==> flow/design.v <==
module joinC #(parameter N = 5)(
	input [N - 1 : 0] valid_in,
	output reg  [N - 1 : 0] ready_in,
	output valid_out,
	input ready_out
);
	assign valid_out = &valid_in; 
	reg[N - 1 : 0] singleValid;
	integer i, j;
	always @(*)begin
		for(i = 0; i < N; i = i + 1)begin
			singleValid[i] = 1;
			for(j = 0; j < N; j = j + 1)
				if(i != j)
					singleValid[i] = singleValid[i] & valid_in[j];
		end
		for(i = 0; i < N; i = i + 1)begin
			ready_in[i] = singleValid[i] & ready_out;
		end
	end
endmodule
module OEHB #(parameter INPUTS = 1,
		parameter OUTPUTS = 1,
		parameter DATA_IN_SIZE = 32,
		parameter DATA_OUT_SIZE = 32)
	(
		input clk,
		input rst,
		input [INPUTS * (DATA_IN_SIZE)- 1 : 0]data_in_bus,
		input [INPUTS - 1 : 0]valid_in_bus,
		output [INPUTS - 1 : 0] ready_in_bus,
		output [OUTPUTS * (DATA_OUT_SIZE) - 1 : 0]data_out_bus,
		output reg [OUTPUTS - 1 : 0]valid_out_bus,
		input 	[OUTPUTS - 1 : 0] ready_out_bus
);
	wire reg_en;
	reg [DATA_IN_SIZE - 1 : 0] data_reg;
	always@(posedge clk, posedge rst)
		if(rst)
			valid_out_bus[0] <= 0;
		else
			valid_out_bus[0] <= valid_in_bus[0] | ~ready_in_bus[0];
	always@(posedge clk, posedge rst)
		if(rst)
			data_reg <= 0;
		else if(reg_en)
			data_reg <= data_in_bus[0 * DATA_IN_SIZE +: DATA_IN_SIZE];
	assign data_out_bus[0 * DATA_OUT_SIZE +: DATA_OUT_SIZE] = data_reg;
	assign ready_in_bus[0] = ~valid_out_bus[0] | ready_out_bus[0];
	assign reg_en = ready_in_bus[0] & valid_in_bus[0];
endmodule
module delay_buffer #(parameter SIZE = 32) (
	input clk, rst,
	input valid_in, ready_in,
	output valid_out
);
	reg [SIZE - 1 : 0] shift_reg;
	always @(posedge clk)begin
		if(ready_in | rst)
			shift_reg[0] <= valid_in;
	end
	always @(posedge clk)begin
		if(rst)
			shift_reg[SIZE - 1 : 1] <= 0;
		else if(ready_in)
			shift_reg[SIZE - 1 : 1] <= shift_reg[SIZE - 2 : 0];
	end
	assign valid_out = shift_reg[SIZE - 1];
endmodule
module mul_4_stage (
	input clk, ce,
	input[31 : 0] a,
	input [31 : 0] b,
	output [31 : 0] p
);
	reg [31 : 0] a_reg, b_reg, q0, q1, q2;
	wire [63 : 0] mul_wire;
	assign mul_wire = a_reg * b_reg;
	wire [31 : 0] mul;
	assign mul = mul_wire[31 : 0];
	always @(posedge clk)
		if(ce)begin
			a_reg <= a;
			b_reg <= b;
			q0 <= mul;
			q1 <= q0;
			q2 <= q1;
		end
	assign p = q2;
endmodule
module mul_op #(parameter INPUTS = 2,
		parameter OUTPUTS = 1,
		parameter DATA_IN_SIZE = 32,
		parameter DATA_OUT_SIZE = 32)
		(
		input clk,
		input rst,
		input [INPUTS * (DATA_IN_SIZE)- 1 : 0]data_in_bus,
		input [INPUTS - 1 : 0]valid_in_bus,
		output [INPUTS - 1 : 0] ready_in_bus,
		output [OUTPUTS * (DATA_OUT_SIZE) - 1 : 0]data_out_bus,
		output [OUTPUTS - 1 : 0]valid_out_bus,
		input 	[OUTPUTS - 1 : 0] ready_out_bus
);
	localparam LATENCY = 4;
	wire [2 * DATA_OUT_SIZE - 1 : 0] temp_result;
	wire join_valid;
	wire buff_valid, oehb_valid, oehb_ready;
	wire oehb_dataOut, oehb_datain;
	joinC #(.N(INPUTS)) add_fork(.valid_in(valid_in_bus), .ready_in(ready_in_bus), .valid_out(join_valid), .ready_out(oehb_ready));
	mul_4_stage multiply_unit (.clk(clk), .ce(oehb_ready), .a(data_in_bus[0 * DATA_IN_SIZE +: DATA_IN_SIZE]), .b(data_in_bus[1 * DATA_IN_SIZE +: DATA_IN_SIZE]), .p(data_out_bus[0 * DATA_OUT_SIZE +: DATA_OUT_SIZE]));
	delay_buffer #(.SIZE(LATENCY - 1))delay_buff(.clk(clk), .rst(rst), .valid_in(join_valid), .ready_in(oehb_ready), .valid_out(buff_valid));
	OEHB #(.INPUTS(1), .OUTPUTS(1), .DATA_IN_SIZE(1), .DATA_OUT_SIZE(1)) oehb_buffer (.clk(clk), .rst(rst),
										 .data_in_bus(1'b0), .valid_in_bus(buff_valid), .ready_in_bus(oehb_ready),
										 .data_out_bus(oehb_dataOut), .valid_out_bus(valid_out_bus[0]), .ready_out_bus(ready_out_bus[0]));
endmodule
==> flow/run.sh <==
#!/bin/bash
# the make line also repeats each setting of config.mk as NAME=value (left out here)
make -C /OpenROAD-flow-scripts/flow DESIGN_CONFIG=/design/flow/config.mk WORK_HOME=/design/flow/orfs CLKGATE_MAP_FILE= finish
==> flow/config.mk <==
export PLATFORM = sky130hd
export DESIGN_NAME = mul_op
export DESIGN_NICKNAME = mul_op
export VERILOG_FILES = /design/flow/design.v
export SDC_FILE = /design/flow/constraint.sdc
export NUM_CORES = 4
export LEC_CHECK = 0
export CAP_MARGIN = 20
export CELL_PAD_IN_SITES_DETAIL_PLACEMENT = 1
export CORE_ASPECT_RATIO = 0.5
export CORE_MARGIN = 2
export CORE_UTILIZATION = 34
export GPL_TIMING_DRIVEN = 0
export SETUP_SLACK_MARGIN = 0.83
export SLEW_MARGIN = 20
==> flow/constraint.sdc <==
create_clock -name core_clock -period 5.03 [get_ports {clk}]
set_input_delay 1.0060 -clock core_clock [delete_from_list [all_inputs] [get_ports {clk}]]
set_output_delay 1.0060 -clock core_clock [all_outputs]
set_load 0.01 [all_outputs]
==> results of run 1 <==
final cells by class:
class                           instances  area share
Timing Repair Buffer                  224      0.0819
Buffer                                 82      0.0317
Sequential cell                       164       0.188
Antenna cell                            1   0.0000962
Inverter                              366      0.0528
Clock buffer                           18      0.0165
Multi-Input combinational cell       1273       0.582
Tap cell                              825      0.0397
Clock inverter                         14     0.00726
per-stage QoR:
step | TNS, ns | util | cells
final | -37.02 | 0.428 | 2967
after global routing | -40.77 | 0.428 | 2966
after CTS | -33.72 | 0.416 | 2936
after detailed placement | -52.40 | 0.382 | 2814
after global placement | -49.44 | 0.381 | 2813
after floorplan | -22.06 | - | 1885
layer usage:
layer,up-vias,routed length (um),track usage,part of all wire
met3,127,4820,0.0551,0.072
li1,6160,-,-,-
met1,7633,27700,0.270,0.41
met4,0,3230,0.106,0.048
met2,456,31400,0.352,0.47
met5,-,0,0,0
what timing repair did:
item / CTS / global route
hold buffers: 0 / 0
setup buffers: 90 / 30
resized: 194 / 127
setup endpoints to repair: 28 / 25
pin swaps: 65 / 87
==> flow_metrics.tcl, run 1 <==
# flow metrics
set metrics [dict create \
    endpoint "multiply_unit.q0[31]$_DFFE_PN_" \
    drt-pass1-iter-count 5 \
    slowest_delay_ns 0.53 \
    die_w_um 354 \
    grt_pass1_vias 16300 \
    postSynth.asyncResetShare 0.00610 \
    hold_depth 0 \
    gp_congestion 0.930 \
    cp_num_buf_inv 8 \
    vias 14400 \
    wl_per_cell_um 22.6 \
    path_common_cell "fa_1" \
    area_leaders "fa_1 (39%), edfxtp_1 (23%), and2_1 (11%)" \
    path_class "reg2reg" \
    flop_area_um2 4900 \
    cp-startpoint "multiply_unit.a_reg[14]$_DFFE_PN_" \
    die-area_um2 63300 \
    worstPathArrival_ns 7.36 \
    setup_ws_ns -2.11 \
    top_cell "fa_1" \
    largest_area_cell "fa_1" \
    cp-end-kind "flip-flop" \
    cts_tree "done" \
    top_cells_by_count "fa_1 (408), and2_1 (370), inv_1 (366)" \
    cp_num_cells 24 \
    critPathLaunchType "flip-flop" \
    ys_seq_share 0.236 \
    log.warning_count 29 \
    so_faults "setup timing" \
    mux_area_frac 0.000963 \
    rows 64 \
    r2r-start "multiply_unit.a_reg[14]$_DFFE_PN_" \
    overflow 0 \
    path_delay_family "adder cells" \
    numSynthFlops 164 \
    regToRegSetupSlack_ns -2.11 \
    simple_gate_share 0.152 \
    track_usage 0.216 \
    fp.coreArea_um2 60800 \
    routed_via_density 4.85 \
    area_growth_pct 25.0 \
    synth_chip_area_um2 20800 \
    worst_hold_slack_ns 0.417 \
    rsz0062_at_grt "yes" \
    synth-main-ff-cell "edfxtp_1" \
    max_cap_violations 0 \
    worstHoldEndpoint "multiply_unit.q2[7]$_DFFE_PN_" \
    slew_headroom 0.442 \
    crit_required_ns 5.25 \
    logic_family "adder cells" \
    post-route-drc-count 0 \
    timing.rr.end "multiply_unit.q0[31]$_DFFE_PN_" \
    crit_path_max_fanout 8 \
    antenna_found_initial 4 \
    top_area_frac 0.393 \
    tightest_slew_ns 0.837 \
    crit_chain "buf_6 > buf_4 > and2_1 > fa_1 > inv_1 > fa_1 > fa_1 > inv_1 > fa_1 > inv_1 > fa_1 > inv_1 > fa_1 > fa_1 > fa_1 > ha_1 > clkbuf_8 > o211a_1 > a221o_1 > a21oi_2 > o31ai_4 > buf_6 > a311oi_4 > xnor2_2" \
    xor_area_frac 0.0354 \
    cts_buffers 17 \
    clk_path_buf_depth 2 \
    slew_viol_final 0 \
    avgSynthCellArea_um2 11.0 \
    combGateArea_um2 15100 \
    cts.clk_slew.worst_paths_ns 0.08 \
    dpl.hpwl_um 49800 \
    nets 2728 \
    final_area_um2 26000 \
    rr_worst_depth 24 \
    status "failed layout checks" \
    pin_count 104 \
    grt_pass1_wl_um 99600 \
    fin_crit_ns 7.14 \
    cts.sinks 164 \
    cts-root-buf "clkbuf_16" \
    final_antenna_net_count 0 \
    synthCells 1885 \
    ys_sh_adder 0.467 \
    fin_crit_sh 1.42 \
    dpl_cell_area_um2 23200 \
    ys_sh_aoi 0.0282 \
    dp_slack_ns -2.87 \
    initCoreUtil 0.342 \
    drt_iter0_markers 941 \
    hp-start "multiply_unit.q1[7]$_DFFE_PN_" \
    syn_area_um2 20800 \
    synthDistinctLibCells 48 \
    htreeDepth 4 \
    yosysWarnings 4 \
    fmax_mhz 140 \
    io_buffers 103 \
    hp-class "reg2reg" \
    synth-edff-count 161 \
    worst_path_max_delay_cell "edfxtp_1" \
    fill_cells 6501 \
    setup_viol 23 \
    drt-total-wl_um 67200 \
    postSynthNetCount 2485 \
    clock_latency_ns 0.49 \
    grt_max_degree 85 \
    clock_skew_ns 0.0150 \
    dieHeight_um 179 \
    final-hold-violation-count 0 \
    ys_cells 1885 \
]
==> run 2, diff against run 1 <==
- CAP_MARGIN: 20 -> 0
- CELL_PAD_IN_SITES_DETAIL_PLACEMENT: 1 -> not set
- CELL_PAD_IN_SITES_GLOBAL_PLACEMENT: not set -> 0
- CORE_ASPECT_RATIO: 0.5 -> 0.92
- CORE_UTILIZATION: 34 -> 72
- CTS_CLUSTER_DIAMETER: not set -> 28
- CTS_CLUSTER_SIZE: not set -> 33
- GPL_TIMING_DRIVEN: 0 -> not set
- HOLD_SLACK_MARGIN: not set -> -0.1
- MIN_ROUTING_LAYER: not set -> met1
- PLACE_DENSITY: not set -> 0.67
- SETUP_SLACK_MARGIN: 0.83 -> 1.94
- TNS_END_PERCENT: not set -> 10
- clock period: 5.03 -> 6.74 ns (I/O delays scaled with it)
==> run 2 against run 1 <==
Net effect:
- still fails the layout checks on setup timing
- register-to-register slack better by 1.8 ns
- cell count is 17% lower
- clock skew is 0.0019 ns higher
- setup slack better by 1.8 ns
- largest cell class unchanged
==> flow_metrics.tcl, run 2 <==
# flow metrics
set metrics [dict create \
    status "failed layout checks" \
    so_faults "setup timing" \
    cts.sinks 164 \
    yosysWarnings 4 \
    log.warning_count 32 \
    avgSynthCellArea_um2 11.0 \
    flop_area_um2 4900 \
    worstHoldEndpoint "multiply_unit.q1[7]$_DFFE_PN_" \
    cts-root-buf "clkbuf_16" \
    dieHeight_um 167 \
    critPathLaunchType "flip-flop" \
    dp_cells 2394 \
    postSynth.asyncResetShare 0.00610 \
    ys_seq_share 0.236 \
    regToRegSetupSlack_ns -0.35 \
    finalNonFillerCells 2452 \
    final-hold-violation-count 0 \
    max_cap_violations 0 \
    rsz0062_at_grt "yes" \
    clock_skew_ns 0.0169 \
    cts_buffers 17 \
    dpl.hpwl_um 40600 \
    cp_num_cells 22 \
    crit_path_max_fanout 11 \
    io_buffers 103 \
    hp-start "multiply_unit.q0[7]$_DFFE_PN_" \
    synthCells 1885 \
    path_class "reg2reg" \
    grt_max_degree 65 \
    mux_area_frac 0.000963 \
    wl_per_cell_um 21.6 \
    nets 2673 \
    tightest_slew_ns 0.804 \
    final_area_um2 24200 \
    logic_family "adder cells" \
    synth-main-ff-cell "edfxtp_1" \
    slew_viol_final 0 \
    routed_via_density 5.86 \
    fin_util 0.855 \
    fin_crit_ns 7.09 \
    fmax_mhz 141 \
    area_leaders "fa_1 (39%), edfxtp_1 (23%), and2_1 (11%)" \
    die_w_um 181 \
    crit_chain "buf_4 > nand2_1 > fa_1 > inv_1 > fa_1 > fa_1 > inv_2 > fa_1 > inv_2 > fa_1 > fa_2 > fa_1 > fa_1 > ha_4 > a21o_1 > a21oi_2 > o21ai_1 > a221o_1 > a21oi_2 > o31ai_4 > a311oi_2 > xnor2_1" \
    path_common_cell "fa_1" \
    overflow 0 \
    dpl_cell_area_um2 23200 \
    xor_area_frac 0.0354 \
    postSynthNetCount 2485 \
    cts_tree "done" \
    hp-class "reg2reg" \
    final_antenna_net_count 0 \
    gp_congestion 0.965 \
    rows 59 \
    top_cell "fa_1" \
    grt_pass1_vias 15700 \
    simple_gate_share 0.152 \
    top_area_frac 0.393 \
    fill_cells 1470 \
    cts_hold_buffers 0 \
    synth-edff-count 161 \
    cp-startpoint "multiply_unit.a_reg[8]$_DFFE_PN_" \
    antenna_found_initial 0 \
    setup_ws_ns -0.350 \
    ys_cells 1885 \
    grt_pass1_wl_um 83100 \
    clk_path_buf_depth 2 \
    clock_latency_ns 0.47 \
    r2r-start "multiply_unit.a_reg[8]$_DFFE_PN_" \
    syn_area_um2 20800 \
    initCoreUtil 0.734 \
    crit_required_ns 6.93 \
    setup_viol 9 \
    combGateArea_um2 14600 \
    cp-end-kind "flip-flop" \
    insertedDiodeCount 0 \
    synthDistinctLibCells 48 \
    rr_worst_depth 22 \
    drt_iter0_markers 1177 \
    timing.rr.end "multiply_unit.q0[31]$_DFFE_PN_" \
    dp_slack_ns -0.254 \
    cp_num_buf_inv 4 \
    area_growth_pct 16.6 \
    worstPathArrival_ns 7.28 \
    synth_chip_area_um2 20800 \
    post-route-drc-count 0 \
    top_cells_by_count "fa_1 (408), and2_1 (370), inv_1 (366)" \
    slew_headroom 0.464 \
    endpoint "multiply_unit.q0[31]$_DFFE_PN_" \
    pin_count 104 \
    die-area_um2 30300 \
    ys_sh_aoi 0.0282 \
    path_delay_family "adder cells" \
    fin_crit_sh 1.05 \
    tns_ns -1.39 \
    drt-pass1-iter-count 6 \
    track_usage 0.367 \
    ys_sh_adder 0.467 \
    numSynthFlops 164 \
    slowest_delay_ns 0.59 \
    cts.clk_slew.worst_paths_ns 0.09 \
    htreeDepth 4 \
    vias 14400 \
    worst_path_max_delay_cell "fa_1" \
    fp.coreArea_um2 28300 \
    drt-total-wl_um 52900 \
    hold_depth 0 \
    largest_area_cell "fa_1" \
]
-- run 2: repair_timing --
item	in CTS	in global routing
endpoints found under the setup margin	23	24
buffers inserted	21	4
cloned	1	0
pin swaps	30	22
resized	30	25
-- run 2: cell type report --
class	count	share of cell area
inverter	366	0.0567
clock buffer	17	0.0175
sequential	164	0.202
timing repair buffer	251	0.0962
clock inverter	15	0.00697
tap	366	0.0189
multi-input combinational	1273	0.602
-- run 2: routing by layer --
metal,vias up,part of all wire,global-route usage
met2,831,0.47,0.588
met5,-,0,0
met1,7340,0.39,0.496
li1,6035,-,-
met4,0,0.039,0.135
met3,161,0.10,0.0892
-- run 2: stage by stage --
stage,hold WS [ns]
CTS,0.413
finish,0.404
detailed placement,0.405
global route,0.418
floorplan,0.400
global placement,0.401
==> run 3, diff against run 2 <==
- CAP_MARGIN: 0 -> 20
- CORE_ASPECT_RATIO: 0.92 -> not set
- CTS_CLUSTER_DIAMETER: 28 -> not set
- HOLD_SLACK_MARGIN: -0.1 -> not set
- PLACE_DENSITY: 0.67 -> not set
- PLACE_DENSITY_LB_ADDON: not set -> 0.05
- TNS_END_PERCENT: 10 -> not set
- clock period: 6.74 -> 7.48 ns (I/O delays scaled with it)
==> run 3 against run 2 <==
Net effect:
- the run now finishes clean
- synthesized area unchanged
- cell count rose by 1.7%
- count of clock-buffer cells in the layout is the same
- flip-flop count unchanged
- first-iteration DRC count grew 25%
- synthesized cell count unchanged
- non-clock buffer count grew 24
- global-route usage increased by 1.4 points
- critical path type unchanged
==> flow_metrics.tcl, run 3 <==
# flow metrics
set metrics [dict create \
    status "finished clean" \
    gp_congestion 0.928 \
    overflow 0 \
    worstPathArrival_ns 7.34 \
    postSynthNetCount 2485 \
    postSynth.asyncResetShare 0.00610 \
    clock_latency_ns 0.48 \
    rsz0062_at_grt "yes" \
    timing.rr.end "multiply_unit.q0[25]$_DFFE_PN_" \
    path_class "reg2reg" \
    finalNonFillerCells 2494 \
    tns_ns 0 \
    cp_num_buf_inv 6 \
    fin_crit_ns 7.01 \
    path_common_cell "fa_1" \
    synthCells 1885 \
    setup_viol 0 \
    clock_skew_ns 0.0197 \
    crit_path_max_fanout 5 \
    dpl.hpwl_um 36500 \
    r2r-start "multiply_unit.a_reg[15]$_DFFE_PN_" \
    nets 2697 \
    logic_family "adder cells" \
    fin_crit_sh 0.937 \
    top_cells_by_count "fa_1 (408), and2_1 (370), inv_1 (366)" \
    dieHeight_um 174 \
    clk_path_buf_depth 2 \
    dp_slack_ns 0.245 \
    endpoint "multiply_unit.q0[25]$_DFFE_PN_" \
    die_w_um 174 \
    grt_max_degree 74 \
    numSynthFlops 164 \
    dp_cells 2323 \
    cts.clk_slew.worst_paths_ns 0.08 \
    cp_num_cells 22 \
    io_buffers 103 \
    synth-edff-count 161 \
    vias 14900 \
    cts_hold_buffers 0 \
    setup_ws_ns 0.471 \
    hold_depth 0 \
    grt_pass1_wl_um 85800 \
    final-hold-violation-count 0 \
    cts_tree "done" \
    avgSynthCellArea_um2 11.0 \
    hp-start "multiply_unit.q1[4]$_DFFE_PN_" \
    yosysWarnings 4 \
    synthDistinctLibCells 48 \
    mux_area_frac 0.000963 \
    pin_count 104 \
    wl_per_cell_um 23.4 \
    synth-main-ff-cell "edfxtp_1" \
    critPathLaunchType "flip-flop" \
    worst_path_max_delay_cell "fa_2" \
    max_cap_violations 0 \
    top_area_frac 0.393 \
    crit_required_ns 7.81 \
    regToRegSetupSlack_ns 0.47 \
    initCoreUtil 0.729 \
    track_usage 0.381 \
    antenna_found_initial 0 \
    cts.sinks 164 \
    ys_seq_share 0.236 \
    crit_chain "buf_6 > clkbuf_16 > and2_4 > fa_1 > inv_1 > fa_1 > fa_1 > fa_1 > inv_1 > fa_1 > inv_1 > fa_1 > inv_2 > fa_2 > fa_1 > ha_4 > and3_4 > and4bb_4 > o21ai_4 > a31oi_4 > or4_4 > nand3_2" \
    ys_sh_adder 0.467 \
    path_delay_family "adder cells" \
    cp-startpoint "multiply_unit.a_reg[15]$_DFFE_PN_" \
    worstHoldEndpoint "multiply_unit.q2[4]$_DFFE_PN_" \
    xor_area_frac 0.0354 \
    htreeDepth 4 \
    hp-class "reg2reg" \
    tightest_slew_ns 0.972 \
    rows 62 \
    top_cell "fa_1" \
    cts-root-buf "clkbuf_16" \
    drt-total-wl_um 58400 \
    routed_via_density 5.96 \
    fmax_mhz 143 \
    synth_chip_area_um2 20800 \
    largest_area_cell "fa_1" \
    area_leaders "fa_1 (39%), edfxtp_1 (23%), and2_1 (11%)" \
    drt_iter0_markers 1476 \
    slew_headroom 0.352 \
    ys_cells 1885 \
    rr_worst_depth 22 \
    area_growth_pct 19.5 \
    syn_area_um2 20800 \
    log.warning_count 30 \
    cp-end-kind "flip-flop" \
    cts_buffers 17 \
    final_antenna_net_count 0 \
    post-route-drc-count 0 \
    drt-pass1-iter-count 5 \
    die-area_um2 30300 \
    grt_pass1_vias 16000 \
    simple_gate_share 0.152 \
    insertedDiodeCount 0 \
    slowest_delay_ns 0.54 \
    slew_viol_final 0 \
    fp.coreArea_um2 28500 \
    ys_sh_aoi 0.0282 \
]
## run 3: repair_timing
| action | CTS | global route |
|---|---|---|
| pin swaps | 56 | 68 |
| hold endpoints to repair | 0 | 0 |
| gates cloned | 1 | 2 |
| gates resized | 66 | 74 |
| endpoints found under the setup margin | 22 | 22 |
| setup buffers | 99 | 37 |
## run 3: final cells by class
class	count	area, um^2
Inverter	366	1370
Fill cell	1389	3700
Clock buffer	17	425
Clock inverter	15	191
Tap cell	384	480
Multi-Input combinational cell	1273	14800
Sequential cell	164	4900
Timing Repair Buffer	275	2680
## run 3: per-stage QoR
step | hold WS, ns | cell area (um^2) | utilization
after floorplan | 0.400 | 21100 | -
after global placement | 0.400 | 22400 | 0.785
after detailed placement | 0.405 | 22400 | 0.785
after CTS | 0.418 | 24200 | 0.849
after global routing | 0.425 | 24900 | 0.870
final | 0.415 | 24900 | 0.870
## run 3: routing by layer
metal / track usage / up-vias / share of wire
met1: 0.492 / 7591 / 0.35
met3: 0.0816 / 231 / 0.10
met2: 0.616 / 963 / 0.48
met4: 0.203 / 0 / 0.062
li1: - / 6083 / -
met5: 0 / - / 0
==> run 4, diff against run 3 <==
- CELL_PAD_IN_SITES_GLOBAL_PLACEMENT: 0 -> not set
- CTS_CLUSTER_DIAMETER: not set -> 27
- CTS_CLUSTER_SIZE: 33 -> not set
- MIN_ROUTING_LAYER: met1 -> not set
- PLACE_DENSITY_LB_ADDON: 0.05 -> 0.25
- SETUP_SLACK_MARGIN: 1.94 -> 1.68
- SLEW_MARGIN: 20 -> 5
- clock period: 7.48 -> 6.43 ns (I/O delays scaled with it)
==> run 4 against run 3 <==
Net effect:
- register-to-register slack worse by 1.7 ns
- core utilization up 3.5 points
- routed wire length up 27%
- largest cell class unchanged
- clock skew is 0.0033 ns lower
- now fails the layout checks on setup timing
- synthesized cell count is the same
- final area up 4.1%
- via count up 13%
==> flow_metrics.tcl, run 4 <==
# flow metrics
set metrics [dict create \
    status "failed layout checks" \
    so_faults "setup timing" \
    die-area_um2 30300 \
    routed_via_density 6.56 \
    postSynth.asyncResetShare 0.00610 \
    hp-class "reg2reg" \
    gp_congestion 0.972 \
    flop_area_um2 4900 \
    htreeDepth 4 \
    path_delay_family "adder cells" \
    tightest_slew_ns 1.01 \
    endpoint "multiply_unit.q0[25]$_DFFE_PN_" \
    critPathLaunchType "flip-flop" \
    vias 16800 \
    track_usage 0.456 \
    worstPathArrival_ns 8.03 \
    setup_viol 19 \
    cts_tree "done" \
    combGateArea_um2 15200 \
    max_cap_violations 0 \
    synth-edff-count 161 \
    synth-main-ff-cell "edfxtp_1" \
    ys_sh_adder 0.467 \
    io_buffers 103 \
    numSynthFlops 164 \
    mux_area_frac 0.000963 \
    worst_path_max_delay_cell "fa_1" \
    ys_sh_aoi 0.0282 \
    die_w_um 174 \
    grt_pass1_vias 17700 \
    nets 2767 \
    largest_area_cell "fa_1" \
    clock_skew_ns 0.0164 \
    log.warning_count 29 \
    drt-pass1-iter-count 12 \
    setup_ws_ns -1.25 \
    postSynthNetCount 2485 \
    rr_worst_depth 25 \
    cts.clk_slew.worst_paths_ns 0.08 \
    r2r-start "multiply_unit.a_reg[11]$_DFFE_PN_" \
    cp_num_cells 25 \
    regToRegSetupSlack_ns -1.25 \
    cp_num_buf_inv 7 \
    synth_chip_area_um2 20800 \
    path_common_cell "fa_1" \
    cts_buffers 17 \
    rsz0062_at_grt "yes" \
    final-hold-violation-count 0 \
    wl_per_cell_um 28.8 \
    dp_slack_ns -0.458 \
    syn_area_um2 20800 \
    slew_headroom 0.329 \
    final_area_um2 25900 \
    dpl_cell_area_um2 23900 \
    cts.sinks 164 \
    overflow 0 \
    slowest_delay_ns 0.71 \
    yosysWarnings 4 \
    crit_path_max_fanout 5 \
    drt-total-wl_um 74000 \
    top_cell "fa_1" \
    worstHoldEndpoint "multiply_unit.q2[5]$_DFFE_PN_" \
    cp-startpoint "multiply_unit.a_reg[11]$_DFFE_PN_" \
    top_area_frac 0.393 \
    xor_area_frac 0.0354 \
    crit_required_ns 6.78 \
    slew_viol_final 0 \
    fmax_mhz 130 \
    antenna_found_initial 7 \
    fin_crit_ns 7.68 \
    hold_depth 0 \
    timing.rr.end "multiply_unit.q0[25]$_DFFE_PN_" \
    fin_crit_sh 1.19 \
    pin_count 104 \
    fill_cells 1086 \
    grt_max_degree 73 \
    cts-root-buf "clkbuf_16" \
    grt_pass1_wl_um 101000 \
    area_leaders "fa_1 (39%), edfxtp_1 (23%), and2_1 (11%)" \
    synthCells 1885 \
    clk_path_buf_depth 2 \
    dieHeight_um 174 \
    area_growth_pct 24.3 \
    initCoreUtil 0.729 \
    drt_iter0_markers 2276 \
    clock_latency_ns 0.48 \
    hp-start "multiply_unit.q1[5]$_DFFE_PN_" \
    synthDistinctLibCells 48 \
    path_class "reg2reg" \
    logic_family "adder cells" \
    ys_cells 1885 \
    ys_seq_share 0.236 \
    rows 62 \
    top_cells_by_count "fa_1 (408), and2_1 (370), inv_1 (366)" \
    fp.coreArea_um2 28500 \
    dpl.hpwl_um 43200 \
    cp-end-kind "flip-flop" \
    avgSynthCellArea_um2 11.0 \
    final_antenna_net_count 0 \
    simple_gate_share 0.152 \
    post-route-drc-count 0 \
]
[run 4: metal layers]
metal  share of wire  global-route usage  up-vias
met2            0.44               0.728     1708
li1                -                   -     6234
met3            0.15               0.137      736
met1            0.31               0.550     8155
met4            0.11               0.282       16
met5          0.0025                   0        -
[run 4: final cells by class]
cell class,instances,area share
antenna,4,0.000387
clock buffer,17,0.0164
clock inverter,15,0.00585
inverter,366,0.0531
multi-input combinational,1273,0.588
sequential,164,0.189
tap,384,0.0186
timing repair buffer,345,0.128
[run 4: repair_timing]
action | in CTS | in global routing
gates resized | 153 | 81
cloned | 1 | 1
hold buffers | 0 | 0
setup buffers | 34 | 17
setup endpoints to repair | 24 | 24
pin swaps | 125 | 52
[run 4: per-stage QoR]
stage | TNS [ns] | cells | util | hold slack [ns]
2_1_floorplan | -0.269 | 1885 | - | 0.400
5_1_grt | -16.27 | 2566 | 0.906 | 0.425
3_5_place_dp | -4.10 | 2479 | 0.836 | 0.405
3_3_place_gp | -1.27 | 2479 | 0.836 | 0.401
4_1_cts | -3.23 | 2546 | 0.890 | 0.416
6_report | -13.79 | 2568 | 0.906 | 0.417
==> run 5, diff against run 4 <==
- CORE_UTILIZATION: 72 -> 66
- CTS_CLUSTER_DIAMETER: 27 -> not set
- PLACE_DENSITY_LB_ADDON: 0.25 -> not set
- SETUP_SLACK_MARGIN: 1.68 -> not set
- SLEW_MARGIN: 5 -> 20
- clock period: 6.43 -> 6.56 ns (I/O delays scaled with it)
==> run 5 against run 4 <==
Net effect:
- flip-flop count stayed put
- setup slack better by 1.0 ns
- routed wire length is 32% lower
- still fails the layout checks on setup timing
==> flow_metrics.tcl, run 5 <==
# flow metrics
set metrics [dict create \
    status "failed layout checks" \
    so_faults "setup timing" \
    numSynthFlops 164 \
    cp_num_cells 23 \
    cts_buffers 17 \
    postSynthNetCount 2485 \
    clock_skew_ns 0.0165 \
    synthDistinctLibCells 48 \
    rr_worst_depth 23 \
    die_w_um 182 \
    path_common_cell "fa_1" \
    cts_hold_buffers 0 \
    io_buffers 103 \
    rows 65 \
    dpl_cell_area_um2 23600 \
    cts.clk_slew.worst_paths_ns 0.08 \
    antenna_found_initial 0 \
    yosysWarnings 4 \
    cts.sinks 164 \
    synth_chip_area_um2 20800 \
    ys_sh_adder 0.467 \
    simple_gate_share 0.152 \
    critPathLaunchType "flip-flop" \
    overflow 0 \
    avgSynthCellArea_um2 11.0 \
    final-hold-violation-count 0 \
    crit_path_max_fanout 5 \
    endpoint "multiply_unit.q0[27]$_DFFE_PN_" \
    regToRegSetupSlack_ns -0.23 \
    dp_slack_ns -0.283 \
    tightest_slew_ns 0.879 \
    slew_viol_final 0 \
    postSynth.asyncResetShare 0.00610 \
    pin_count 104 \
    grt_max_degree 71 \
    vias 13900 \
    wl_per_cell_um 19.7 \
    hold_depth 0 \
    slew_headroom 0.414 \
    setup_ws_ns -0.232 \
    syn_area_um2 20800 \
    synth-edff-count 161 \
    grt_util_met2 0.525 \
    gp_congestion 0.919 \
    cp-startpoint "multiply_unit.b_reg[2]$_DFFE_PN_" \
    area_growth_pct 20.1 \
    grt_use_met3 0.0594 \
    dieHeight_um 182 \
    synthCells 1885 \
    initCoreUtil 0.664 \
    nets 2721 \
    log.warning_count 31 \
    crit_required_ns 6.79 \
    drt_iter0_markers 942 \
    top_area_frac 0.393 \
    final_area_um2 25000 \
    r2r-start "multiply_unit.b_reg[2]$_DFFE_PN_" \
    post-route-drc-count 0 \
    logic_family "adder cells" \
    worst_hold_slack_ns 0.420 \
    ys_sh_aoi 0.0282 \
    fin_crit_ns 6.79 \
    track_usage 0.326 \
    ys_seq_share 0.236 \
    timing.rr.end "multiply_unit.q0[27]$_DFFE_PN_" \
    grt_busiest_layer "met2" \
    worst_path_max_delay_cell "fa_1" \
    grt_pass1_wl_um 80800 \
    setup_viol 10 \
    top_cell "fa_1" \
    dpl.hpwl_um 39700 \
    fin_crit_sh 1.04 \
    fmax_mhz 147 \
    path_delay_family "adder cells" \
    rsz0062_at_grt "yes" \
    fin_util 0.798 \
    die-area_um2 32900 \
    cts-root-buf "clkbuf_16" \
    largest_area_cell "fa_1" \
    max_cap_violations 0 \
    hp-class "reg2reg" \
    fp.coreArea_um2 31300 \
    hp-start "multiply_unit.q1[28]$_DFFE_PN_" \
    worstPathArrival_ns 7.02 \
    slowest_delay_ns 0.56 \
    synth-main-ff-cell "edfxtp_1" \
    final_antenna_net_count 0 \
    cp-end-kind "flip-flop" \
    cts_tree "done" \
    clk_path_buf_depth 2 \
    path_class "reg2reg" \
    mux_area_frac 0.000963 \
    cp_num_buf_inv 6 \
    routed_via_density 5.48 \
    htreeDepth 4 \
    ys_cells 1885 \
    top_cells_by_count "fa_1 (408), and2_1 (370), inv_1 (366)" \
    clock_latency_ns 0.48 \
    drt-pass1-iter-count 5 \
    area_leaders "fa_1 (39%), edfxtp_1 (23%), and2_1 (11%)" \
    crit_chain "buf_6 > buf_6 > and2_4 > fa_1 > inv_2 > fa_1 > fa_1 > fa_1 > inv_2 > fa_1 > fa_1 > fa_1 > fa_1 > ha_4 > a21o_1 > a21oi_2 > o21ai_2 > a221o_1 > a21oi_2 > o31ai_4 > buf_4 > buf_6 > xor2_1" \
    xor_area_frac 0.0354 \
    insertedDiodeCount 0 \
    worstHoldEndpoint "multiply_unit.q2[28]$_DFFE_PN_" \
    drt-total-wl_um 50000 \
    grt_pass1_vias 15200 \
    grt_use_met1 0.448 \
]
-- run 5: layout make-up --
class	count	area, um^2
multi-input combinational	1273	14700
fill	1947	6320
sequential	164	4900
timing repair buffer	299	2880
inverter	366	1370
tap	402	503
clock buffer	17	425
clock inverter	15	160
-- run 5: routing by layer --
metal	vias to the layer above	wire length (um)
met2	486	24100
met4	0	1770
li1	6132	-
met1	7175	20900
met5	-	0
met3	107	3200
-- run 5: per-stage QoR --
stage,TNS [ns],std cells
after detailed placement,-1.91,2476
after global routing,-3.73,2536
after CTS,-0.975,2528
after global placement,-0.497,2476
final,-1.05,2536
after floorplan,-0.0224,1885
-- run 5: repair_timing --
item                       CTS  global route
gates resized               82            45
setup buffers               21             9
cloned                       0             0
pin swaps                   77            42
hold endpoints to repair     0             0
setup endpoints to repair   13            16
==> run 6, diff against run 5 <==
- CORE_UTILIZATION: 66 -> 72
- CTS_CLUSTER_DIAMETER: not set -> 159
- CTS_CLUSTER_SIZE: not set -> 95
- clock period: 6.56 -> 4.65 ns (I/O delays scaled with it)
==> run 6 against run 5 <==
Net effect:
- die area down 8.2%
- clock skew is 0.00058 ns lower
- flip-flop count stayed put
- sequential share of layout area shrank 0.19 points
- the layout still fails its checks (setup timing)
- via count increased by 9.2%
- non-clock buffer count up 45
- synthesized cell count is the same
==> flow_metrics.tcl, run 6 <==
# flow metrics
set metrics [dict create \
    mux_area_frac 0.000963 \
    nets 2766 \
    dpl.hpwl_um 42100 \
    grt_max_degree 77 \
    tightest_slew_ns 0.972 \
    crit_path_max_fanout 15 \
    fill_cells 1321 \
    synth_chip_area_um2 20800 \
    met3WireLength_um 6260 \
    cp-end-kind "flip-flop" \
    worstPathArrival_ns 7.29 \
    dieHeight_um 174 \
    rows 62 \
    top_area_frac 0.393 \
    logic_family "adder cells" \
    htreeDepth 4 \
    gp_congestion 0.939 \
    clock_latency_ns 0.48 \
    insertedDiodeCount 0 \
    track_usage 0.395 \
    drt-pass1-iter-count 8 \
    r2r-start "multiply_unit.b_reg[12]$_DFFE_PN_" \
    hold_depth 0 \
    avgSynthCellArea_um2 11.0 \
    cts-root-buf "clkbuf_16" \
    rsz0062_at_grt "yes" \
    log.warning_count 32 \
    path_common_cell "fa_1" \
    wl_met2_um 28800 \
    postSynthNetCount 2485 \
    regToRegSetupSlack_ns -2.42 \
    cts_buffers 17 \
    top_cells_by_count "fa_1 (408), and2_1 (370), inv_1 (366)" \
    drt-total-wl_um 59500 \
    cp_num_cells 27 \
    xor_area_frac 0.0354 \
    initCoreUtil 0.729 \
    status "failed layout checks" \
    synth-edff-count 161 \
    grt_pass1_wl_um 89400 \
    area_leaders "fa_1 (39%), edfxtp_1 (23%), and2_1 (11%)" \
    wl_per_cell_um 23.2 \
    die-area_um2 30300 \
    routed_via_density 5.93 \
    synth-main-ff-cell "edfxtp_1" \
    worstHoldEndpoint "multiply_unit.q1[1]$_DFFE_PN_" \
    fp.coreArea_um2 28500 \
    drt_iter0_markers 1532 \
    flop_area_um2 4900 \
    path_delay_family "adder cells" \
    yosysWarnings 4 \
    fin_crit_sh 1.52 \
    area_growth_pct 21.3 \
    numSynthFlops 164 \
    cts.sinks 164 \
    cp-startpoint "multiply_unit.b_reg[12]$_DFFE_PN_" \
    met1Wirelength_um 21200 \
    overflow 0 \
    syn_area_um2 20800 \
    slowest_delay_ns 0.54 \
    simple_gate_share 0.152 \
    slew_headroom 0.352 \
    timing.rr.end "multiply_unit.q0[26]$_DFFE_PN_" \
    crit_required_ns 4.87 \
    clock_skew_ns 0.0159 \
    ys_sh_adder 0.467 \
    combGateArea_um2 14800 \
    pin_count 104 \
    worst_path_max_delay_cell "fa_1" \
    die_w_um 174 \
    synthDistinctLibCells 48 \
    synthCells 1885 \
    grt_pass1_vias 16700 \
    fin_crit_ns 7.07 \
    path_class "reg2reg" \
    worst_hold_slack_ns 0.417 \
    ys_cells 1885 \
    fmax_mhz 141 \
    post-route-drc-count 0 \
    routed.top_layer "met4" \
    endpoint "multiply_unit.q0[26]$_DFFE_PN_" \
    setup_ws_ns -2.42 \
    largest_area_cell "fa_1" \
    clk_path_buf_depth 2 \
    ys_seq_share 0.236 \
    vias 15200 \
    ys_sh_aoi 0.0282 \
    cts.clk_slew.worst_paths_ns 0.08 \
    setup_viol 24 \
    cp_num_buf_inv 10 \
    final-hold-violation-count 0 \
    postSynth.asyncResetShare 0.00610 \
    slew_viol_final 0 \
    top_cell "fa_1" \
    hp-start "multiply_unit.q0[1]$_DFFE_PN_" \
    dp_slack_ns -2.18 \
    final_antenna_net_count 0 \
    tns_ns -45.56 \
    critPathLaunchType "flip-flop" \
    rr_worst_depth 27 \
    max_cap_violations 0 \
    so_faults "setup timing" \
    hp-class "reg2reg" \
    io_buffers 103 \
    antenna_found_initial 0 \
    cts_tree "done" \
]
==> run 6: stage by stage <==
step | utilization | std cells | area, um^2
2_1_floorplan | - | 1885 | 21100
3_3_place_gp | 0.838 | 2500 | 23900
3_5_place_dp | 0.838 | 2500 | 23900
4_1_cts | 0.873 | 2549 | 24900
5_1_grt | 0.884 | 2562 | 25200
6_report | 0.884 | 2562 | 25200
==> run 6: final cells by class <==
cell class | instances | share of cell area
tap | 384 | 0.0190
clock inverter | 13 | 0.00590
clock buffer | 18 | 0.0170
timing repair buffer | 344 | 0.123
inverter | 366 | 0.0544
sequential | 164 | 0.194
multi-input combinational | 1273 | 0.587
==> run 6: routing by layer <==
layer / vias up / track usage
met3: 264 / 0.0973
met5: - / 0
met1: 7705 / 0.512
met2: 992 / 0.641
met4: 0 / 0.179
li1: 6222 / -
==> run 6: timing repair <==
action | 4_1_cts | 5_1_grt
pin swaps | 26 | 30
setup buffers | 18 | 13
gates resized | 58 | 50
endpoints found under the setup margin | 24 | 25
hold buffers | 0 | 0
==> run 7, diff against run 6 <==
- CORE_ASPECT_RATIO: not set -> 0.7
- CTS_CLUSTER_DIAMETER: 159 -> 331
- PLACE_DENSITY: not set -> 0.37
- SETUP_SLACK_MARGIN: not set -> -0.53
- clock period: 4.65 -> 5.19 ns (I/O delays scaled with it)
==> run 7 against run 6 <==
Net effect:
- still fails the layout checks on setup timing
- clock skew increased by 0.0026 ns
- via count decreased by 0.34%
- largest cell class unchanged
- highest routed layer unchanged
- count of clock-buffer cells in the layout unchanged
- routed wire length decreased by 0.45%
==> flow_metrics.tcl, run 7 <==
# flow metrics
set metrics [dict create \
    initCoreUtil 0.727 \
    top_area_frac 0.393 \
    setup_viol 23 \
    track_usage 0.402 \
    rr_worst_depth 24 \
    endpoint "multiply_unit.q0[31]$_DFFE_PN_" \
    drt_iter0_markers 1323 \
    critPathLaunchType "flip-flop" \
    slew_viol_final 0 \
    dpl.hpwl_um 43500 \
    rows 52 \
    worstHoldEndpoint "multiply_unit.q1[1]$_DFFE_PN_" \
    fp.coreArea_um2 28600 \
    log.warning_count 31 \
    synth-edff-count 161 \
    clock_skew_ns 0.0185 \
    final-hold-violation-count 0 \
    cts.sinks 164 \
    final_area_um2 25400 \
    slowest_delay_ns 0.61 \
    nets 2796 \
    rsz0062_at_grt "yes" \
    cts_tree "done" \
    htreeDepth 4 \
    dp_cells 2516 \
    tns_ns -31.89 \
    ys_sh_aoi 0.0282 \
    ys_cells 1885 \
    antenna_found_initial 0 \
    dpl_cell_area_um2 24100 \
    fin_crit_sh 1.34 \
    grt_pass1_vias 16900 \
    cp-end-kind "flip-flop" \
    grt_pass1_wl_um 91100 \
    die_w_um 207 \
    postSynthNetCount 2485 \
    drt-pass1-iter-count 8 \
    synthCells 1885 \
    grt_max_degree 61 \
    regToRegSetupSlack_ns -1.77 \
    cts_hold_buffers 0 \
    cts-root-buf "clkbuf_16" \
    wl_per_cell_um 22.9 \
    hp-start "multiply_unit.q0[1]$_DFFE_PN_" \
    area_leaders "fa_1 (39%), edfxtp_1 (23%), and2_1 (11%)" \
    mux_area_frac 0.000963 \
    slew_headroom 0.446 \
    max_cap_violations 0 \
    yosysWarnings 4 \
    avgSynthCellArea_um2 11.0 \
    crit_required_ns 5.40 \
    largest_area_cell "fa_1" \
    crit_chain "buf_4 > buf_4 > buf_2 > and2_1 > fa_1 > fa_2 > fa_1 > inv_1 > fa_1 > inv_1 > fa_1 > ha_4 > fa_1 > fa_1 > ha_4 > buf_4 > a21oi_2 > o21bai_1 > a21oi_2 > o21ai_2 > o21ai_4 > o31ai_4 > a311oi_2 > xnor2_1" \
    hp-class "reg2reg" \
    xor_area_frac 0.0354 \
    dieHeight_um 146 \
    so_faults "setup timing" \
    worstPathArrival_ns 7.17 \
    overflow 0 \
    path_common_cell "fa_1" \
    fmax_mhz 144 \
    dp_slack_ns -1.71 \
    clock_latency_ns 0.48 \
    cts.clk_slew.worst_paths_ns 0.09 \
    fin_crit_ns 6.96 \
    fin_util 0.888 \
    top_cells_by_count "fa_1 (408), and2_1 (370), inv_1 (366)" \
    setup_ws_ns -1.77 \
    path_class "reg2reg" \
    crit_path_max_fanout 6 \
    pin_count 104 \
    insertedDiodeCount 0 \
    finalNonFillerCells 2587 \
    vias 15100 \
    synth-main-ff-cell "edfxtp_1" \
    drt-total-wl_um 59200 \
    post-route-drc-count 0 \
    worst_path_max_delay_cell "fa_1" \
    cp_num_cells 24 \
    hold_depth 0 \
    postSynth.asyncResetShare 0.00610 \
    io_buffers 103 \
    final_antenna_net_count 0 \
    numSynthFlops 164 \
    logic_family "adder cells" \
    gp_congestion 0.965 \
    cp_num_buf_inv 6 \
    r2r-start "multiply_unit.b_reg[7]$_DFFE_PN_" \
    synth_chip_area_um2 20800 \
    die-area_um2 30300 \
    tightest_slew_ns 0.831 \
    clk_path_buf_depth 2 \
    area_growth_pct 22.2 \
    ys_sh_adder 0.467 \
    syn_area_um2 20800 \
    routed_via_density 5.85 \
    path_delay_family "adder cells" \
    ys_seq_share 0.236 \
    status "failed layout checks" \
    simple_gate_share 0.152 \
    timing.rr.end "multiply_unit.q0[31]$_DFFE_PN_" \
    top_cell "fa_1" \
    cts_buffers 17 \
    synthDistinctLibCells 48 \
    cp-startpoint "multiply_unit.b_reg[7]$_DFFE_PN_" \
    worst_hold_slack_ns 0.415 \
]
## run 7: area by class of cell
type | count | area (um^2)
Multi-Input combinational cell | 1273 | 14800
Sequential cell | 164 | 4900
Timing Repair Buffer | 374 | 3320
Fill cell | 1267 | 3200
Inverter | 366 | 1370
Tap cell | 378 | 473
Clock buffer | 18 | 429
Clock inverter | 14 | 160
## run 7: per-layer routing
metal / global-route usage / part of all wire / vias up
met2: 0.589 / 0.44 / 1012
met1: 0.543 / 0.38 / 7615
met4: 0.183 / 0.045 / 0
li1: - / - / 6289
met3: 0.148 / 0.13 / 216
met5: 0 / 0 / -
## run 7: timing repair
action / CTS / global route
cloned: 0 / 3
setup buffers: 25 / 16
pin swaps: 38 / 52
endpoints found under the setup margin: 22 / 22
gates resized: 79 / 35
==> run 8, diff against run 7 <==
- CAP_MARGIN: 20 -> 15
- CELL_PAD_IN_SITES_GLOBAL_PLACEMENT: not set -> 0
- CORE_ASPECT_RATIO: 0.7 -> 0.92
- CTS_CLUSTER_DIAMETER: 331 -> 28
- CTS_CLUSTER_SIZE: 95 -> 99
- HOLD_SLACK_MARGIN: not set -> -0.09
- MIN_ROUTING_LAYER: not set -> met1
- PLACE_DENSITY: 0.37 -> 0.67
- SETUP_SLACK_MARGIN: -0.53 -> 1.94
- clock period: 5.19 -> 6.84 ns (I/O delays scaled with it)
==> run 8 against run 7 <==
Net effect:
- still fails the layout checks on setup timing
- largest cell class unchanged
- synthesized cell count unchanged
- core utilization down 1.8 points
- non-clock buffer count down 110
- global-route usage down 4.3 points
- critical path type unchanged
- worst hold slack improved by 0.0074 ns
- clock skew is 0.0054 ns higher
- routed wire length shrank 8.3%
==> flow_metrics.tcl, run 8 <==
# flow metrics
set metrics [dict create \
    dieHeight_um 167 \
    synthCells 1885 \
    ys_cells 1885 \
    timing.rr.end "multiply_unit.q0[31]$_DFFE_PN_" \
    clk_path_buf_depth 2 \
    io_buffers 103 \
    max_cap_violations 0 \
    logic_family "adder cells" \
    setup_viol 6 \
    ys_sh_adder 0.467 \
    cp-end-kind "flip-flop" \
    yosysWarnings 4 \
    cts_buffers 17 \
    drt_iter0_markers 1083 \
    post-route-drc-count 0 \
    regToRegSetupSlack_ns -0.09 \
    htreeDepth 4 \
    combGateArea_um2 14800 \
    dp_slack_ns -0.0542 \
    fin_crit_sh 1.01 \
    crit_path_max_fanout 7 \
    path_delay_family "adder cells" \
    top_cells_by_count "fa_1 (408), and2_1 (370), inv_1 (366)" \
    grt_use_met3 0.102 \
    die-area_um2 30300 \
    initCoreUtil 0.734 \
    tightest_slew_ns 0.862 \
    rows 59 \
    die_w_um 181 \
    fin_crit_ns 6.93 \
    synthDistinctLibCells 48 \
    final_antenna_net_count 0 \
    antenna_found_initial 2 \
    avgSynthCellArea_um2 11.0 \
    wl_per_cell_um 22.0 \
    path_common_cell "fa_1" \
    crit_chain "buf_6 > and2_1 > fa_1 > inv_1 > fa_1 > fa_1 > fa_1 > inv_1 > fa_1 > fa_2 > fa_1 > fa_1 > ha_4 > a21o_1 > a21oi_4 > o21ai_1 > a221o_1 > a21oi_2 > o31ai_4 > a311oi_2 > xnor2_1" \
    postSynthNetCount 2485 \
    log.warning_count 31 \
    flop_area_um2 4900 \
    numSynthFlops 164 \
    slowest_delay_ns 0.57 \
    mux_area_frac 0.000963 \
    dpl.hpwl_um 38800 \
    final_area_um2 24700 \
    ys_seq_share 0.236 \
    gp_congestion 0.928 \
    fill_cells 1372 \
    cp_num_buf_inv 3 \
    area_leaders "fa_1 (39%), edfxtp_1 (23%), and2_1 (11%)" \
    simple_gate_share 0.152 \
    hp-class "reg2reg" \
    nets 2686 \
    synth-edff-count 161 \
    setup_ws_ns -0.0947 \
    synth_chip_area_um2 20800 \
    fin_util 0.870 \
    postSynth.asyncResetShare 0.00610 \
    grt_pass1_wl_um 81300 \
    critPathLaunchType "flip-flop" \
    cts.sinks 164 \
    drt-pass1-iter-count 6 \
    cp_num_cells 21 \
    fmax_mhz 144 \
    grt_pass1_vias 15500 \
    grt_max_degree 67 \
    tns_ns -0.307 \
    clock_skew_ns 0.0239 \
    so_faults "setup timing" \
    slew_headroom 0.425 \
    slew_viol_final 0 \
    xor_area_frac 0.0354 \
    status "failed layout checks" \
    cts_tree "done" \
    worstHoldEndpoint "multiply_unit.q2[7]$_DFFE_PN_" \
    grt_util_met2 0.574 \
    r2r-start "multiply_unit.a_reg[15]$_DFFE_PN_" \
    clock_latency_ns 0.47 \
    top_cell "fa_1" \
    fp.coreArea_um2 28300 \
    grt_busiest_layer "met2" \
    final-hold-violation-count 0 \
    drt-total-wl_um 54300 \
    area_growth_pct 18.5 \
    vias 14400 \
    ys_sh_aoi 0.0282 \
    worstPathArrival_ns 7.14 \
    hold_depth 0 \
    overflow 0 \
    largest_area_cell "fa_1" \
    pin_count 104 \
    cts_hold_buffers 0 \
    dpl_cell_area_um2 23000 \
    grt_use_met1 0.473 \
    track_usage 0.359 \
    synth-main-ff-cell "edfxtp_1" \
    path_class "reg2reg" \
    endpoint "multiply_unit.q0[31]$_DFFE_PN_" \
    cp-startpoint "multiply_unit.a_reg[15]$_DFFE_PN_" \
    top_area_frac 0.393 \
    worst_path_max_delay_cell "fa_1" \
    cts-root-buf "clkbuf_16" \
    hp-start "multiply_unit.q1[7]$_DFFE_PN_" \
    cts.clk_slew.worst_paths_ns 0.08 \
    syn_area_um2 20800 \
    crit_required_ns 7.05 \
    routed_via_density 5.85 \
    rsz0062_at_grt "yes" \
    rr_worst_depth 21 \
]
[run 8: cell type report]
cell class | count | share of cell area
sequential | 164 | 0.199
inverter | 366 | 0.0557
clock inverter | 15 | 0.00711
antenna | 2 | 0.000203
tap | 366 | 0.0186
clock buffer | 17 | 0.0173
timing repair buffer | 264 | 0.103
multi-input combinational | 1273 | 0.600
[run 8: through the flow]
| stage | hold slack (ns) | instances |
|---|---|---|
| 3_3_place_gp | 0.401 | 2370 |
| 4_1_cts | 0.423 | 2434 |
| 3_5_place_dp | 0.405 | 2370 |
| 6_report | 0.422 | 2467 |
| 2_1_floorplan | 0.400 | 1885 |
| 5_1_grt | 0.425 | 2465 |
[run 8: repair_timing]
| action | CTS | global route |
|---|---|---|
| pin swaps | 13 | 37 |
| buffers inserted | 32 | 30 |
| setup endpoints to repair | 23 | 24 |
| resized | 24 | 89 |
| cloned | 0 | 1 |
[run 8: metal layers]
layer / up-vias / share of wire
met5: - / 0
met4: 0 / 0.043
met3: 189 / 0.11
met2: 867 / 0.48
met1: 7294 / 0.37
li1: 6070 / -
==> run 9, diff against run 8 <==
- CAP_MARGIN: 15 -> 20
- CELL_PAD_IN_SITES_GLOBAL_PLACEMENT: 0 -> not set
- CORE_ASPECT_RATIO: 0.92 -> 0.5
- CTS_CLUSTER_DIAMETER: 28 -> 254
- CTS_CLUSTER_SIZE: 99 -> 95
- HOLD_SLACK_MARGIN: -0.09 -> not set
- MIN_ROUTING_LAYER: met1 -> not set
- PLACE_DENSITY: 0.67 -> not set
- SETUP_SLACK_MARGIN: 1.94 -> not set
- clock period: 6.84 -> 5.34 ns (I/O delays scaled with it)
==> run 9 against run 8 <==
Net effect:
- the run now fails in global routing (5_1_grt)
- synthesized cell count unchanged
- synthesized area unchanged
- die area increased by 0.27%
==> flow_metrics.tcl, run 9 <==
# yosys + openroad results
set metrics [dict create \
    avgSynthCellArea_um2 11.0 \
    io_buffers 103 \
    fp.coreArea_um2 28000 \
    dp_slack_ns -1.59 \
    postSynthNetCount 2485 \
    logic_family "adder cells" \
    cts_buffers 17 \
    pin_count 104 \
    htreeDepth 4 \
    syn_area_um2 20800 \
    dieHeight_um 124 \
    yosysWarnings 4 \
    synth-edff-count 161 \
    mux_area_frac 0.000963 \
    die-area_um2 30300 \
    dpl.hpwl_um 42900 \
    area_leaders "fa_1 (39%), edfxtp_1 (23%), and2_1 (11%)" \
    synth_chip_area_um2 20800 \
    top_cell "fa_1" \
    cts-root-buf "clkbuf_16" \
    flow.stopped_at "global routing (5_1_grt)" \
    synth-main-ff-cell "edfxtp_1" \
    dp_cells 2489 \
    largest_area_cell "fa_1" \
    top_cells_by_count "fa_1 (408), and2_1 (370), inv_1 (366)" \
    rows 43 \
    gp_congestion 0.935 \
    postSynth.asyncResetShare 0.00610 \
    ys_sh_aoi 0.0282 \
    numSynthFlops 164 \
    status "aborted with a tool error" \
    clk_path_buf_depth 2 \
    ys_seq_share 0.236 \
    ys_sh_adder 0.467 \
    top_area_frac 0.393 \
    cts.sinks 164 \
    simple_gate_share 0.152 \
    synthCells 1885 \
    ys_cells 1885 \
    xor_area_frac 0.0354 \
    die_w_um 244 \
    synthDistinctLibCells 48 \
    initCoreUtil 0.742 \
]
[run 9: metrics by stage]
step	hold slack (ns)	utilization	cell area [um^2]
floorplan	0.400	-	21100
global placement	0.401	0.853	23900
detailed placement	0.405	0.853	23900
CTS	0.413	0.900	25200
[run 9: what timing repair did]
item / in CTS
cloned: 1
pin swaps: 48
gates resized: 87
setup buffers: 37
endpoints found under the setup margin: 23
hold endpoints to repair: 0
hold buffers: 0
==> run 10, diff against run 9 <==
- CORE_ASPECT_RATIO: 0.5 -> 1.3
- CTS_CLUSTER_DIAMETER: 254 -> 159
- TNS_END_PERCENT: not set -> 10
- clock period: 5.34 -> 5.28 ns (I/O delays scaled with it)
==> run 10 against run 9 <==
Net effect:
- now fails the layout checks on setup timing
- synthesized cell count unchanged
- synthesized area unchanged
- die area decreased by 0.23%
==> flow_metrics.tcl, run 10 <==
# flow metrics
set metrics [dict create \
    numSynthFlops 164 \
    post-route-drc-count 0 \
    grt_pass1_vias 17400 \
    tightest_slew_ns 1.09 \
    synthDistinctLibCells 48 \
    nets 2783 \
    worst_hold_slack_ns 0.422 \
    cts_buffers 17 \
    cts_tree "done" \
    fin_crit_ns 7.15 \
    cts_hold_buffers 0 \
    setup_ws_ns -1.87 \
    postSynth.asyncResetShare 0.00610 \
    rr_worst_depth 25 \
    syn_area_um2 20800 \
    fp.coreArea_um2 28300 \
    slew_headroom 0.275 \
    ys_cells 1885 \
    insertedDiodeCount 0 \
    top_cell "fa_1" \
    so_faults "setup timing" \
    track_usage 0.415 \
    cts.sinks 164 \
    path_delay_family "adder cells" \
    pin_count 104 \
    cp_num_buf_inv 7 \
    vias 15700 \
    combGateArea_um2 14600 \
    setup_viol 23 \
    mux_area_frac 0.000963 \
    worstHoldEndpoint "multiply_unit.q2[13]$_DFFE_PN_" \
    die_w_um 153 \
    area_leaders "fa_1 (39%), edfxtp_1 (23%), and2_1 (11%)" \
    overflow 0 \
    largest_area_cell "fa_1" \
    simple_gate_share 0.152 \
    grt_pass1_wl_um 92700 \
    routed_via_density 6.13 \
    yosysWarnings 4 \
    worstPathArrival_ns 7.47 \
    path_common_cell "fa_1" \
    clock_skew_ns 0.0168 \
    drt-pass1-iter-count 5 \
    cts.clk_slew.worst_paths_ns 0.08 \
    ys_sh_adder 0.467 \
    fin_util 0.891 \
    dpl.hpwl_um 44400 \
    dieHeight_um 198 \
    final_antenna_net_count 0 \
    status "failed layout checks" \
    synth_chip_area_um2 20800 \
    avgSynthCellArea_um2 11.0 \
    ys_sh_aoi 0.0282 \
    final-hold-violation-count 0 \
    cp-startpoint "multiply_unit.b_reg[8]$_DFFE_PN_" \
    initCoreUtil 0.735 \
    top_area_frac 0.393 \
    rows 70 \
    max_cap_violations 0 \
    antenna_found_initial 0 \
    drt_iter0_markers 1590 \
    fill_cells 1195 \
    crit_path_max_fanout 9 \
    xor_area_frac 0.0354 \
    clk_path_buf_depth 2 \
    critPathLaunchType "flip-flop" \
    path_class "reg2reg" \
    fmax_mhz 140 \
    htreeDepth 4 \
    die-area_um2 30300 \
    gp_congestion 1.00 \
    postSynthNetCount 2485 \
    wl_per_cell_um 25.2 \
    timing.rr.end "multiply_unit.q0[29]$_DFFE_PN_" \
    cts-root-buf "clkbuf_16" \
    regToRegSetupSlack_ns -1.87 \
    endpoint "multiply_unit.q0[29]$_DFFE_PN_" \
    rsz0062_at_grt "yes" \
    io_buffers 103 \
    hp-class "reg2reg" \
    synth-edff-count 161 \
    area_growth_pct 21.2 \
    synthCells 1885 \
    flop_area_um2 4900 \
    fin_crit_sh 1.35 \
    slew_viol_final 0 \
    hp-start "multiply_unit.q1[13]$_DFFE_PN_" \
    r2r-start "multiply_unit.b_reg[8]$_DFFE_PN_" \
    slowest_delay_ns 0.55 \
    grt_max_degree 79 \
    log.warning_count 31 \
    logic_family "adder cells" \
    hold_depth 0 \
    cp-end-kind "flip-flop" \
    worst_path_max_delay_cell "fa_1" \
    synth-main-ff-cell "edfxtp_1" \
    drt-total-wl_um 64400 \
    clock_latency_ns 0.47 \
    ys_seq_share 0.236 \
    crit_required_ns 5.60 \
    tns_ns -32.17 \
    cp_num_cells 25 \
    top_cells_by_count "fa_1 (408), and2_1 (370), inv_1 (366)" \
]
==> run 10: cell type report <==
class | count | area share
clock buffer | 17 | 0.0169
timing repair buffer | 361 | 0.129
tap | 360 | 0.0179
inverter | 366 | 0.0545
clock inverter | 15 | 0.00834
multi-input combinational | 1273 | 0.579
sequential | 164 | 0.194
==> run 10: routing by layer <==
metal,share of wire,routed length (um),vias up,track usage
met5,0,0,-,0
met4,0.10,6720,0,0.327
met3,0.085,5440,452,0.0659
met2,0.50,32300,1227,0.728
met1,0.31,19900,7739,0.447
li1,-,-,6253,-
==> run 10: repair_timing <==
| item | 4_1_cts | 5_1_grt |
|---|---|---|
| pin swaps | 11 | 40 |
| buffers inserted | 21 | 13 |
| resized | 29 | 55 |
| endpoints found under the hold margin | 0 | 0 |
| gates cloned | 0 | 1 |
| setup endpoints to repair | 23 | 23 |
==> run 10: stage by stage <==
| step | cells | worst slack (ns) | cell area, um^2 |
|---|---|---|---|
| 6_report | 2556 | -1.87 | 25200 |
| 5_1_grt | 2556 | -1.96 | 25200 |
| 4_1_cts | 2544 | -1.60 | 24900 |
| 3_5_place_dp | 2491 | -1.64 | 24000 |
| 3_3_place_gp | 2491 | -1.42 | 24000 |
| 2_1_floorplan | 1885 | -1.30 | 21000 |
